==> inputs of job 7401 <==
==> flow/design.v <==
module TM_ALU (
    input  wire        clk,
    input  wire        reset,
    input  wire [7:0]  AvgTxLen,
    input  wire [7:0]  InstExed,
    input  wire [7:0]  CurTxLen,
    output wire [7:0]  AvgTxLen_new,
    output wire [7:0]  InstExed_new
);
    reg [15:0] mac_result;  
    reg [7:0]  inc_result;
    reg [15:0] mac_reg;     
    reg [7:0]  inc_reg;      
    reg [7:0]  AvgTxLen_reg;  
    always @(posedge clk) begin
        if (reset) begin
            mac_reg      <= 0;
            inc_reg      <= 0;
            AvgTxLen_reg <= 0;
        end else begin
            mac_result     <= AvgTxLen * InstExed;
            mac_reg      <= mac_result + CurTxLen;
            inc_result     <= InstExed + 1;
            inc_reg      <= inc_result;
            AvgTxLen_reg <= AvgTxLen;  
        end
    end
    reg [7:0] AvgTxLen_new_reg;
    always @(posedge clk) begin
        if (reset) begin
            AvgTxLen_new_reg <= 0;
        end else begin
            if (inc_reg == 0) begin  
                AvgTxLen_new_reg <= 0;
            end else begin
                AvgTxLen_new_reg <= mac_reg / inc_reg;
            end
        end
    end
    assign AvgTxLen_new  = AvgTxLen_new_reg;
    assign InstExed_new = (reset) ? 8'b0 : AvgTxLen_reg;  
endmodule
==> flow/run.sh <==
#!/bin/bash
# the make line also repeats each setting of config.mk as NAME=value (left out here)
make -C /OpenROAD-flow-scripts/flow DESIGN_CONFIG=/design/flow/config.mk WORK_HOME=/design/flow/orfs CLKGATE_MAP_FILE= finish
==> flow/config.mk <==
export PLATFORM = sky130hd
export DESIGN_NAME = TM_ALU
export DESIGN_NICKNAME = TM_ALU
export VERILOG_FILES = /design/flow/design.v
export SDC_FILE = /design/flow/constraint.sdc
export NUM_CORES = 4
export LEC_CHECK = 0
export ABC_AREA = 1
export CAP_MARGIN = 0
export CORE_ASPECT_RATIO = 0.64
export CORE_MARGIN = 2
export CORE_UTILIZATION = 72
export CTS_CLUSTER_DIAMETER = 119
export CTS_CLUSTER_SIZE = 75
export HOLD_SLACK_MARGIN = 0.01
export PLACE_DENSITY_LB_ADDON = 0.09
export SLEW_MARGIN = 30
export TNS_END_PERCENT = 95
==> flow/constraint.sdc <==
create_clock -name core_clock -period 28.7 [get_ports {clk}]
set_input_delay 5.7400 -clock core_clock [delete_from_list [all_inputs] [get_ports {clk}]]
set_output_delay 5.7400 -clock core_clock [all_outputs]
set_load 0.01 [all_outputs]
==> inputs of job 1497, as changes to job 7401 <==
ABC_AREA = unset   (was 1)
CAP_MARGIN = 20   (was 0)
CORE_ASPECT_RATIO = unset   (was 0.64)
CORE_UTILIZATION = 40   (was 72)
CTS_CLUSTER_DIAMETER = unset   (was 119)
CTS_CLUSTER_SIZE = unset   (was 75)
HOLD_SLACK_MARGIN = -0.07   (was 0.01)
PLACE_DENSITY_LB_ADDON = 0.06   (was 0.09)
SLEW_MARGIN = 20   (was 30)
TNS_END_PERCENT = unset   (was 95)
==> flow/constraint.sdc (replaced) <==
create_clock -name core_clock -period 30.0 [get_ports {clk}]
set_input_delay 6.0000 -clock core_clock [delete_from_list [all_inputs] [get_ports {clk}]]
set_output_delay 6.0000 -clock core_clock [all_outputs]
set_load 0.01 [all_outputs]
==> flow_summary.ini <==
; implementation run metrics
[run_status]
status = timing/DRC/antenna clean

[yosys]
ys_types = 54
synthAdderAreaFrac_pct = 25.80
ys_area_sq_um = 9953

[timing]
holdWs_ns = 0.4540

[finish]
comb_area_share_pct = 65.03
nClkBuffers = 13
clk_share_pct = 2.600

[power_and_ir_drop]
the above is filed under job 7401

==> flow_summary.ini <==
; implementation run metrics
[critical_path]
worst_setup_path_end_kind = register

[yosys]
ys_types = 86
ys_sh_xor_pct = 5.608
ys_area_sq_um = 9683
synthAdderAreaFrac_pct = 26.62

[run_status]
status = timing/DRC/antenna clean

[finish]
comb_area_share_pct = 69.10

[place]
dp_hpwl_microns = 20150

[global_routing]
grt_pass1_wl_microns = 42240
the above is filed under job 1497


========
==> job 8840 <==
Starts from the design.v that is shown in full above.
==> flow/config.mk <==
export PLATFORM = sky130hd
export DESIGN_NAME = TM_ALU
export DESIGN_NICKNAME = TM_ALU
export VERILOG_FILES = /design/flow/design.v
export SDC_FILE = /design/flow/constraint.sdc
export NUM_CORES = 4
export LEC_CHECK = 0
export ABC_AREA = 1
export CAP_MARGIN = 20
export CORE_MARGIN = 2
export CORE_UTILIZATION = 72
export CTS_CLUSTER_DIAMETER = 191
export PLACE_DENSITY = 0.65
export SETUP_SLACK_MARGIN = -2.0
export SLEW_MARGIN = 20
==> flow/constraint.sdc <==
create_clock -name core_clock -period 23.6 [get_ports {clk}]
set_input_delay 4.7200 -clock core_clock [delete_from_list [all_inputs] [get_ports {clk}]]
set_output_delay 4.7200 -clock core_clock [all_outputs]
set_load 0.01 [all_outputs]
run.sh (not shown) runs the stock make flow with config.mk's settings and CLKGATE_MAP_FILE=.
==> job 6178 (differences from job 8840) <==
CORE_MARGIN = 5   (was 2)
CORE_UTILIZATION = 66   (was 72)
CTS_CLUSTER_DIAMETER = unset   (was 191)
HOLD_SLACK_MARGIN = 0.06   (was unset)
PLACE_DENSITY = unset   (was 0.65)
TNS_END_PERCENT = 5   (was unset)
==> flow/constraint.sdc (replaced) <==
create_clock -name core_clock -period 30.0 [get_ports {clk}]
set_input_delay 6.0000 -clock core_clock [delete_from_list [all_inputs] [get_ports {clk}]]
set_output_delay 6.0000 -clock core_clock [all_outputs]
set_load 0.01 [all_outputs]
==> results <==
In job 6178 the die size is larger than in job 8840, by about 20%. Job 6178 finished with timing, DRC and antenna clean. Job 8840 ended with an error in clock tree synthesis. Synthesized area is the same in job 6178 and job 8840. In synthesized cell count, job 8840 and job 6178 do not differ.

========
==> inputs of build 51 <==
// TM_ALU: RTL as listed in full above, without the edits since
clock: 16.3 ns
lec_check: 0
cap_margin: 20
core_margin: 2
core_utilization: 72
cts_cluster_diameter: 354
cts_cluster_size: 22
hold_slack_margin: 0.29
setup_slack_margin: -1.24
slew_margin: 20
==> trial 2 (differences from build 51) <==
--- a/flow/config.mk
+++ b/flow/config.mk
@@ -7,9 +7,9 @@
 export LEC_CHECK = 0
 export CAP_MARGIN = 20
 export CORE_MARGIN = 2
-export CORE_UTILIZATION = 72
-export CTS_CLUSTER_DIAMETER = 354
+export CORE_UTILIZATION = 71
+export CTS_CLUSTER_DIAMETER = 37
 export CTS_CLUSTER_SIZE = 22
 export HOLD_SLACK_MARGIN = 0.29
-export SETUP_SLACK_MARGIN = -1.24
+export SETUP_SLACK_MARGIN = 4.06
 export SLEW_MARGIN = 20
==> build 11 (differences from build 51) <==
==> flow/config.mk (replaced) <==
export PLATFORM = sky130hd
export DESIGN_NAME = TM_ALU
export DESIGN_NICKNAME = TM_ALU
export VERILOG_FILES = /design/flow/design.v
export SDC_FILE = /design/flow/constraint.sdc
export NUM_CORES = 4
export LEC_CHECK = 0
export CAP_MARGIN = 20
export CORE_MARGIN = 2
export CORE_UTILIZATION = 31
export GPL_TIMING_DRIVEN = 0
export MAX_ROUTING_LAYER = met4
export SETUP_SLACK_MARGIN = 1.07
export SLEW_MARGIN = 20
export TNS_END_PERCENT = 75
==> flow/constraint.sdc (replaced) <==
create_clock -name core_clock -period 51.9 [get_ports {clk}]
set_input_delay 10.3800 -clock core_clock [delete_from_list [all_inputs] [get_ports {clk}]]
set_output_delay 10.3800 -clock core_clock [all_outputs]
set_load 0.01 [all_outputs]
==> results <==
|  | build 11 | build 51 | trial 2 |
|---|---|---|---|
| Status | finished clean | stopped before the end | stopped before the end |
| Stage where the flow stopped | - | 4_1_cts | 3_5_place_dp |
| Area of the mapped netlist | 9680 µm² | 9680 µm² | 9680 µm² |
| Placed cell count | 1593 | 1638 | - |
| Post-place instance area | 10600 µm² | 12800 µm² | - |
| Post-synthesis register bit count | 64 | 64 | 64 |
| Vertical extent of the die | 181 µm | 120 µm | 121 µm |
| Number of standard-cell rows in the floorplan | 64 | 42 | 42 |
| Number of buffers inserted by port buffering | 36 | 41 | 41 |
| Routability congestion estimate | 0.873 | 1.01 | 0.942 |
| Main flop type after synthesis | sky130_fd_sc_hd__dfxtp_1 | sky130_fd_sc_hd__dfxtp_1 | sky130_fd_sc_hd__dfxtp_1 |
| Core region area | 30700 µm² | 13200 µm² | 13300 µm² |
| Minimum setup slack after placement | 16630 ps | -12140 ps | - |
| Chip area | 32700 µm² | 14400 µm² | 14600 µm² |
| Core Util at FP | 31.6% | 73.4% | 72.8% |
| Synth warnings | 1 | 1 | 1 |
| Detailed placer's ending HPWL | 18100 µm | 31800 µm | - |
| DIE WIDTH | 181 µm | 120 µm | 121 µm |

========
==> inputs of run a <==
RTL: the design.v shown in full above, as it stands there.
clock: 27.6 ns
lec_check: 0
abc_area: 1
cap_margin: 20
core_margin: 2
core_utilization: 72
place_density: 0.4
setup_slack_margin: -1.36
slew_margin: 20
==> run b: changes against run a <==
--- a/flow/config.mk
+++ b/flow/config.mk
@@ -9,6 +9,4 @@
 export CAP_MARGIN = 20
 export CORE_MARGIN = 2
 export CORE_UTILIZATION = 72
-export PLACE_DENSITY = 0.4
-export SETUP_SLACK_MARGIN = -1.36
 export SLEW_MARGIN = 20
==> flow/constraint.sdc (replaced) <==
create_clock -name core_clock -period 43.8 [get_ports {clk}]
set_input_delay 8.7600 -clock core_clock [delete_from_list [all_inputs] [get_ports {clk}]]
set_output_delay 8.7600 -clock core_clock [all_outputs]
set_load 0.01 [all_outputs]
==> comparison table <==
metric                                                                     run a           run b
Seq area share                                                             0.138           0.142
Met2 Use GR                                                                0.563           0.554
Clock buffer count in the final layout                                        13              11
All-layer global routing usage                                             0.308           0.297
Later-pin clock latency in the skew report                               0.34 ns         0.33 ns
Placement Setup Slack                                                 -0.0287 ns        15.26 ns
Wire length after detailed routing                                       22.3 mm         20.8 mm
Final standard cell utilization of the core                                0.828           0.803
Count of non-CTS buffers in the layout                                        72              44
Avg Vias per Cell                                                           5.50            5.44
Total routed wire length on the met1 layer                               9.81 mm         9.26 mm
Relative area of clock buffers and inverters in the final design          0.0281          0.0262
Clk slew on worst S/H paths                                              0.06 ns         0.05 ns
Detailed placement HPWL                                                  17.3 mm         16.6 mm
Non-filler instance count after layout                                     1,689           1,661
Outcome                                                           finished clean  finished clean
Placement Cell Area                                                 10,600 sq um    10,400 sq um
Setup slack, reg-to-reg                                                  0.81 ns        14.65 ns
Router iterations before antenna repair                                        5               6
